// Classic_Pong_Top
module Classic_Pong_Top (
    input clk_i,
    input rst_i,
    input UART_RX_i,
    input sw1_i,
    input sw2_i,
    input sw3_i,
    input sw4_i,
    output VGA_Hsync_o,
    output VGA_Vsync_o,
    output VGA_Red_0_o,
    output VGA_Red_1_o,
    output VGA_Red_2_o,
    output VGA_Grn_0_o,
    output VGA_Grn_1_o,
    output VGA_Grn_2_o,
    output VGA_Blu_0_o,
    output VGA_Blu_1_o,
    output VGA_Blu_2_o
);
    parameter CLKS_PER_BIT = 217;
    parameter VIDEO_WIDTH = 3;  
    parameter TOTAL_COLS = 800;
    parameter TOTAL_ROWS = 525;
    parameter ACTIVE_COLS = 640;
    parameter ACTIVE_ROWS = 480;
    wire [VIDEO_WIDTH-1:0] Red_Video_Pong_w, Red_Video_Porch_w;
    wire [VIDEO_WIDTH-1:0] Grn_Video_Pong_w, Grn_Video_Porch_w;
    wire [VIDEO_WIDTH-1:0] Blu_Video_Pong_w, Blu_Video_Porch_w;
    wire rx_dv_w;
    UART_RX #(.CLKS_PER_BIT(CLKS_PER_BIT)) UART_RX_Inst
    (
        .clk_i(clk_i),
        .rst_i(rst_i),
        .rx_serial_i(UART_RX_i),
        .rx_dv_o(rx_dv_w),
        .rx_byte_o()
    );
    wire Hsync_w, Vsync_w;
    VGA_Sync_Pulse #( 
        .TOTAL_COLS(TOTAL_COLS),
        .TOTAL_ROWS(TOTAL_ROWS),
        .ACTIVE_COLS(ACTIVE_COLS),
        .ACTIVE_ROWS(ACTIVE_ROWS) 
    ) VGA_Sync_Inst (
        .clk_i(clk_i),
        .rst_i(rst_i),
        .Hsync_o(Hsync_w),
        .Vsync_o(Vsync_w),
        .col_count_o(),
        .row_count_o()
    );
    wire sw1_w, sw2_w, sw3_w, sw4_w;
    Debounced_Switch sw_1 (
        .clk_i(clk_i),
        .rst_i(rst_i),
        .sw_i(sw1_i),
        .sw_o(sw1_w)
    );
    Debounced_Switch sw_2 (
        .clk_i(clk_i),
        .rst_i(rst_i),
        .sw_i(sw2_i),
        .sw_o(sw2_w)
    );
    Debounced_Switch sw_3 (
        .clk_i(clk_i),
        .rst_i(rst_i),
        .sw_i(sw3_i),
        .sw_o(sw3_w)
    );
    Debounced_Switch sw_4 (
        .clk_i(clk_i),
        .rst_i(rst_i),
        .sw_i(sw4_i),
        .sw_o(sw4_w)
    );
    wire Hsync_Pong_w, Vsync_Pong_w;
    Pong_Top #( 
        .TOTAL_COLS(TOTAL_COLS),
        .TOTAL_ROWS(TOTAL_ROWS),
        .ACTIVE_COLS(ACTIVE_COLS),
        .ACTIVE_ROWS(ACTIVE_ROWS) ) 
    Pong_Top_Inst (
        .clk_i(clk_i),
  ...
make LEC_CHECK=0 CAP_MARGIN=15 CORE_MARGIN=2 CORE_UTILIZATION=72 CTS_CLUSTER_DIAMETER=363 CTS_CLUSTER_SIZE=25 PLACE_DENSITY_LB_ADDON=0.0 SETUP_SLACK_MARGIN=4.37 SLEW_MARGIN=20 finish   # period 14.7 ns
run.sh (not shown) runs the stock make flow with config.mk's settings and CLKGATE_MAP_FILE=.
Next try:
- CAP_MARGIN: 15 -> 20
- CORE_UTILIZATION: 72 -> 40
- CTS_CLUSTER_DIAMETER: 363 -> not set
- CTS_CLUSTER_SIZE: 25 -> not set
- PLACE_DENSITY: not set -> 0.6
- PLACE_DENSITY_LB_ADDON: 0.0 -> not set
- SETUP_SLACK_MARGIN: 4.37 -> not set
- clock period: 14.7 -> 40.0 ns (I/O delays scaled with it)
What happened: Synthesized cell count stays the same; wire length is higher by 3.0%; area after synthesis does not change; count of clock-buffer cells in the layout is higher by 42; critical path depth is lower by 4; sequential cell count stays the same; power is lower by 51%.
Next try:
- CORE_UTILIZATION: 40 -> 72
- clock period: 40.0 -> 8.82 ns (I/O delays scaled with it)
Result: Worst setup slack degrades by 25000 ps; die size went down by well over a third; total power went up to 4.3 times its value; register-to-register slack degrades by 31000 ps.
Next try:
- CORE_UTILIZATION: 72 -> 40
- SETUP_SLACK_MARGIN: not set -> 0.28
- clock period: 8.82 -> 9.56 ns (I/O delays scaled with it)
After rerunning:
- total power went down by 4.7%
- non-clock buffer count does not change
- synthesized cell count is unchanged
- wire length drops by 0.68%
- area after synthesis is unchanged
- combinational power came out lower by about 11%
- setup slack gets better by 690 ps
- clock skew decreases by 9.1 ps

========
Setup of run 1:
Starting RTL as in the previous note.
clock: 5.31 ns
lec_check: 0
abc_area: 1
cap_margin: 20
core_margin: 2
core_utilization: 72
cts_cluster_size: 71
place_density_lb_addon: 0.01
setup_slack_margin: -0.14
slew_margin: 20
> inputs changed (run 1 -> run 2)
- putting GPL_ROUTABILITY_DRIVEN at 0 where nothing was set
- swapping 71 for 15 in CTS_CLUSTER_SIZE
- swapping 0.01 for 0.08 in PLACE_DENSITY_LB_ADDON
- clearing SETUP_SLACK_MARGIN, which used to be -0.14
Findings:
Compared with run 1, run 2 shows signed area change from the synthesized netlist to the final layout higher by 1.4 points. Worst-path maximum fanout came out exactly the same in run 2 and run 1. Overall power of the completed layout was higher in run 2 than in run 1. Looking only at path length in cells of the critical path, and setting everything else aside, the lower value of run 2 and run 1 goes to run 1. Looking at run 2 and run 1, the data required time of the critical path is a wash. Against run 1, run 2 comes in 1 lower on total buffers and inverters traversed by the critical path. Of run 2 and run 1, the run reporting the lower achievable clock frequency was run 2. Diff run 1..run 2 | cell row count | unchanged. Changes observed in run 2 relative to run 1: hold slack now larger; routed length on met1 decreased about 2%; internal power now larger.
diff inputs: run 2 => run 3
- CTS_CLUSTER_SIZE changed from 15 to 72
- SETUP_SLACK_MARGIN newly set to -0.14
- PLACE_DENSITY_LB_ADDON changed from 0.08 to 0.01
- GPL_ROUTABILITY_DRIVEN removed (was 0)
Results
Run 2 → run 3: core occupancy in the finished layout went down 1.0 points, post-placement setup slack grew by 39 ps, final critical-path required period now sits lower.
#### Input delta (run 4 over run 3)
- ABC_AREA removed (was 1)
- SETUP_SLACK_MARGIN changed from -0.14 to 1.57
- CTS_CLUSTER_SIZE removed (was 72)
==> results <==
Run 3: done, clean on timing, DRC and antenna
Run 4 closes out successfully: all stages finished, all timing, DRC and antenna checks passed.
Delta (run 4 minus run 3): number of logic inverters in the finished layout went down 279; total power went up about 6%.
Per the comparison of run 4 with run 3, reported max-cap violation count has remained practically unchanged; worst setup slack -550 ps; met2 capacity usage during global routing fell 7.4 points; post-CTS clock slew at the launch and capture registers of the worst setup and hold paths closely matched the old numbers.
The final area in run 4 is 0.912 times that in run 3.
Die outline width, run 4 and run 3: larger value in run 3
Edits applied to the flow inputs when going from run 4 to run 5:
- SETUP_SLACK_MARGIN no longer set, was 1.57
- CTS_CLUSTER_DIAMETER now 364, previously not set
- ABC_AREA now 1, previously not set
- CTS_CLUSTER_SIZE now 15, previously not set
- GPL_ROUTABILITY_DRIVEN now 0, previously not set
- GPL_TIMING_DRIVEN now 0, previously not set
- PLACE_DENSITY_LB_ADDON now 0.02, was 0.01
### Flow results
Re count of multi-input gates: run 5 and run 4 aren't equal, and the higher value belongs to run 5. Summary of run 5 over run 4: worst hold slack down 12 ps, final cell count picked up an extra 757, cell count after synthesis shows an increase of 694, final total power moved down, aggregate routed wire length rose about 28%. Run 5 ends up with a count of clock-buffer cells in the layout that is 23 lower than in run 4.

========
Starting RTL as in the previous note.
## Classic_Pong_Top
module Classic_Pong_Top (
    input clk_i,
    input rst_i,
    input UART_RX_i,
    input sw1_i,
    input sw2_i,
    input sw3_i,
    input sw4_i,
    output VGA_Hsync_o,
    output VGA_Vsync_o,
    output VGA_Red_0_o,
    output VGA_Red_1_o,
    output VGA_Red_2_o,
    output VGA_Grn_0_o,
    output VGA_Grn_1_o,
    output VGA_Grn_2_o,
    output VGA_Blu_0_o,
    output VGA_Blu_1_o,
    output VGA_Blu_2_o
);
clock: 5.44 ns
lec_check: 0
abc_area: 1
cap_margin: 15
cell_pad_in_sites_global_placement: 0
core_margin: 2
core_utilization: 72
cts_cluster_diameter: 380
cts_cluster_size: 15
gpl_routability_driven: 0
hold_slack_margin: 0.07
min_routing_layer: met1
place_density_lb_addon: 0.02
setup_slack_margin: -0.14
slew_margin: 20
tns_end_percent: 70
The baseline produced a clean layout.
==> next run, changes <==
--- a/flow/config.mk
+++ b/flow/config.mk
@@ -8,3 +8,3 @@
 export ABC_AREA = 1
-export CAP_MARGIN = 15
+export CAP_MARGIN = 40
 export CELL_PAD_IN_SITES_GLOBAL_PLACEMENT = 0
@@ -15,3 +15,3 @@
 export GPL_ROUTABILITY_DRIVEN = 0
-export HOLD_SLACK_MARGIN = 0.07
+export HOLD_SLACK_MARGIN = 0.3
 export MIN_ROUTING_LAYER = met1
Total power does not change.
Routed wire length does not change.
Hold slack is unchanged.
Via count does not change.
Synthesized area does not change.
==> next run, changes <==
==> flow/config.mk (replaced) <==
export PLATFORM = sky130hd
export DESIGN_NAME = Classic_Pong_Top
export DESIGN_NICKNAME = Classic_Pong_Top
export VERILOG_FILES = /design/flow/design.v
export SDC_FILE = /design/flow/constraint.sdc
export NUM_CORES = 4
export LEC_CHECK = 0
export ABC_AREA = 1
export CAP_MARGIN = 20
export CORE_MARGIN = 2
export CORE_UTILIZATION = 72
export CTS_CLUSTER_SIZE = 15
export GPL_ROUTABILITY_DRIVEN = 0
export PLACE_DENSITY_LB_ADDON = 0.01
export SETUP_SLACK_MARGIN = -0.14
export SLEW_MARGIN = 20
==> flow/constraint.sdc (replaced) <==
create_clock -name core_clock -period 5.31 [get_ports {clk_i}]
set_input_delay 1.0620 -clock core_clock [delete_from_list [all_inputs] [get_ports {clk_i}]]
set_output_delay 1.0620 -clock core_clock [all_outputs]
set_load 0.01 [all_outputs]
First-iteration DRC count came out higher by 2.0%; sequential cell count stays the same; setup slack is worse by 0.092 ns; non-clock buffer count is unchanged; wire length grows by 2.1%; synthesized area stays the same.
==> next run, changes <==
--- a/flow/config.mk
+++ b/flow/config.mk
@@ -8,8 +8,9 @@
 export ABC_AREA = 1
-export CAP_MARGIN = 20
+export CAP_MARGIN = 35
 export CORE_MARGIN = 2
 export CORE_UTILIZATION = 72
+export CTS_CLUSTER_DIAMETER = 368
 export CTS_CLUSTER_SIZE = 15
 export GPL_ROUTABILITY_DRIVEN = 0
-export PLACE_DENSITY_LB_ADDON = 0.01
+export PLACE_DENSITY_LB_ADDON = 0.02
 export SETUP_SLACK_MARGIN = -0.14
Result: Clock power goes down by 28%. Flip-flop count stays the same. Worst setup slack got worse by 0.090 ns. Wire length goes down by 1.2%. Worst hold slack improved by 0.0033 ns. Sequential share of layout area goes up by 0.79 points. Power goes down by 14%. Final area goes down by 2.4%. Die size does not change. Area after synthesis stays the same.

========
run a:
Classic_Pong_Top again, from the RTL that the note above started with.
Settings: LEC_CHECK=0, CAP_MARGIN=40, CELL_PAD_IN_SITES_DETAIL_PLACEMENT=2, CORE_ASPECT_RATIO=1.4, CORE_MARGIN=4, CORE_UTILIZATION=40, CTS_CLUSTER_SIZE=79, GPL_TIMING_DRIVEN=1, MAX_ROUTING_LAYER=met4, MIN_ROUTING_LAYER=met1, PLACE_DENSITY_LB_ADDON=0.27, SLEW_MARGIN=40, TNS_END_PERCENT=5; clock period 5.27 ns.
diff inputs: run a => run b
- a deleted GPL_TIMING_DRIVEN that had been 1
- a deleted MAX_ROUTING_LAYER that had been met4
- a deleted CORE_ASPECT_RATIO that had been 1.4
- a deleted MIN_ROUTING_LAYER that had been met1
- a change of CORE_UTILIZATION from 40 to 64
- a deleted CELL_PAD_IN_SITES_DETAIL_PLACEMENT that had been 2
- a deleted TNS_END_PERCENT that had been 5
- a change of SLEW_MARGIN from 40 to 20
- a deleted PLACE_DENSITY_LB_ADDON that had been 0.27
- a change of CORE_MARGIN from 4 to 2
- a deleted CTS_CLUSTER_SIZE that had been 79
- a change of CAP_MARGIN from 40 to 20
- a change of the clock period (ns, I/O delays scaled along) from 5.27 to 19.4
### Flow results
Number of clock buffers in the layout sits higher in run b than in run a.
The clock insertion delay at the later pin of the skew report of run b is lower than that of run a.
The run showing the smaller worst-case headroom to the max-slew limit is run b.
Looking at number of tap cells inserted, run b sits below run a.
The slew of the pin with the lowest slew margin of run b is higher than that of run a.
The static leakage was comparable across run b and run a.
Run a → run b: power in sequential cells went down 73%; power attributed to the clock group went down 75%; final core utilization went up 27 points.
The fraction of power consumed by combinational cells number comes out higher for run a vs run b.
Measured against run a, the width of the die of run b comes out at 0.916 times the reference value.

========
Setup of job 3550:
Classic_Pong_Top again, from the RTL that the note above started with.
Design Classic_Pong_Top, start of the top module:
module Classic_Pong_Top (
    input clk_i,
    input rst_i,
    input UART_RX_i,
    input sw1_i,
    input sw2_i,
    input sw3_i,
    input sw4_i,
    output VGA_Hsync_o,
    output VGA_Vsync_o,
    output VGA_Red_0_o,
    output VGA_Red_1_o,
    output VGA_Red_2_o,
    output VGA_Grn_0_o,
    output VGA_Grn_1_o,
    output VGA_Grn_2_o,
    output VGA_Blu_0_o,
    output VGA_Blu_1_o,
    output VGA_Blu_2_o
);
==> flow/config.mk <==
export PLATFORM = sky130hd
export DESIGN_NAME = Classic_Pong_Top
export DESIGN_NICKNAME = Classic_Pong_Top
export VERILOG_FILES = /design/flow/design.v
export SDC_FILE = /design/flow/constraint.sdc
export NUM_CORES = 4
export LEC_CHECK = 0
export ABC_AREA = 0
export CAP_MARGIN = 15
export CORE_MARGIN = 9
export CORE_UTILIZATION = 71
export CTS_CLUSTER_DIAMETER = 307
export HOLD_SLACK_MARGIN = 0.28
export PLACE_DENSITY_LB_ADDON = 0.27
export SLEW_MARGIN = 35
export TNS_END_PERCENT = 95
==> flow/constraint.sdc <==
create_clock -name core_clock -period 13.1 [get_ports {clk_i}]
set_input_delay 2.6200 -clock core_clock [delete_from_list [all_inputs] [get_ports {clk_i}]]
set_output_delay 2.6200 -clock core_clock [all_outputs]
set_load 0.01 [all_outputs]
Job 3550 | status: complete | timing, DRC, antenna: pass
Changes in job 2985 relative to job 3550:
Settings: SLEW_MARGIN now 20, was 35; PLACE_DENSITY_LB_ADDON no longer set, was 0.27; HOLD_SLACK_MARGIN no longer set, was 0.28; CTS_CLUSTER_DIAMETER no longer set, was 307; PLACE_DENSITY now 0.6, previously not set; TNS_END_PERCENT no longer set, was 95; CORE_UTILIZATION now 19, was 71; ABC_AREA no longer set, was 0; CORE_MARGIN now 2, was 9; CAP_MARGIN now 20, was 15; the clock period (ns, I/O delays scaled along) now 45.5, was 13.1.
- Job 2985 against job 3550: number of buffers outside the clock class in the layout picked up an extra about 10%; first-pass GRT wire length saw a decrease; overall power after layout decreased by 1300 µW relative to the old numbers; met1 layer usage reported by global route went down by 18 points.
Input changes introduced in job 8455 (baseline for comparison: job 2985):
Settings: PLACE_DENSITY now 0.67, was 0.6; CORE_UTILIZATION now 72, was 19; the clock period (ns, I/O delays scaled along) now 9.35, was 45.5.
Notes after the runs:
Port buffer count came out exactly the same in job 8455 and job 2985.
Comparing job 8455 against job 2985, there is no change at all in total number of sequential cells.
Reported for job 8455 and job 2985, number of antenna violations at the first check in global routing turned out identical to the last digit.
Looking at cell type of the slowest stage on the worst timing path, the nand2_1 result is from job 8455; the clkdlybuf4s50_1 one comes from job 2985.
Going from job 2985 to job 8455, total of clock buffers placed in the layout fell by 12, switching share of power fell by 1.2 points, number of buffers added by the clock tree synthesis step fell by about 20%, number of well taps fell by about 70%.
Job 2985 leaves more setup margin than job 8455.
Delta (job 8455 minus job 2985): global routing met3 resource utilization rose 1.3 points, wire length up about 0.66%, maximum vdd drop went up 670%.
Inputs modified between job 8455 and job 1425:
Settings: an added PLACE_DENSITY_LB_ADDON of 0.08; a deleted PLACE_DENSITY that had been 0.67; an added ABC_AREA of 1; a change of the clock period (ns, I/O delays scaled along) from 9.35 to 5.31.
[summary]
NOTE: per-cell via count in the routed design in job 1425 falls short of that of job 8455. Flip-flop and latch area came out exactly the same in job 1425 and job 8455. Fraction of area in non-clock buffers: job 1425 vs job 8455 — no meaningful difference.
Power figures rest on the tool's default switching activity, not on a simulated workload.
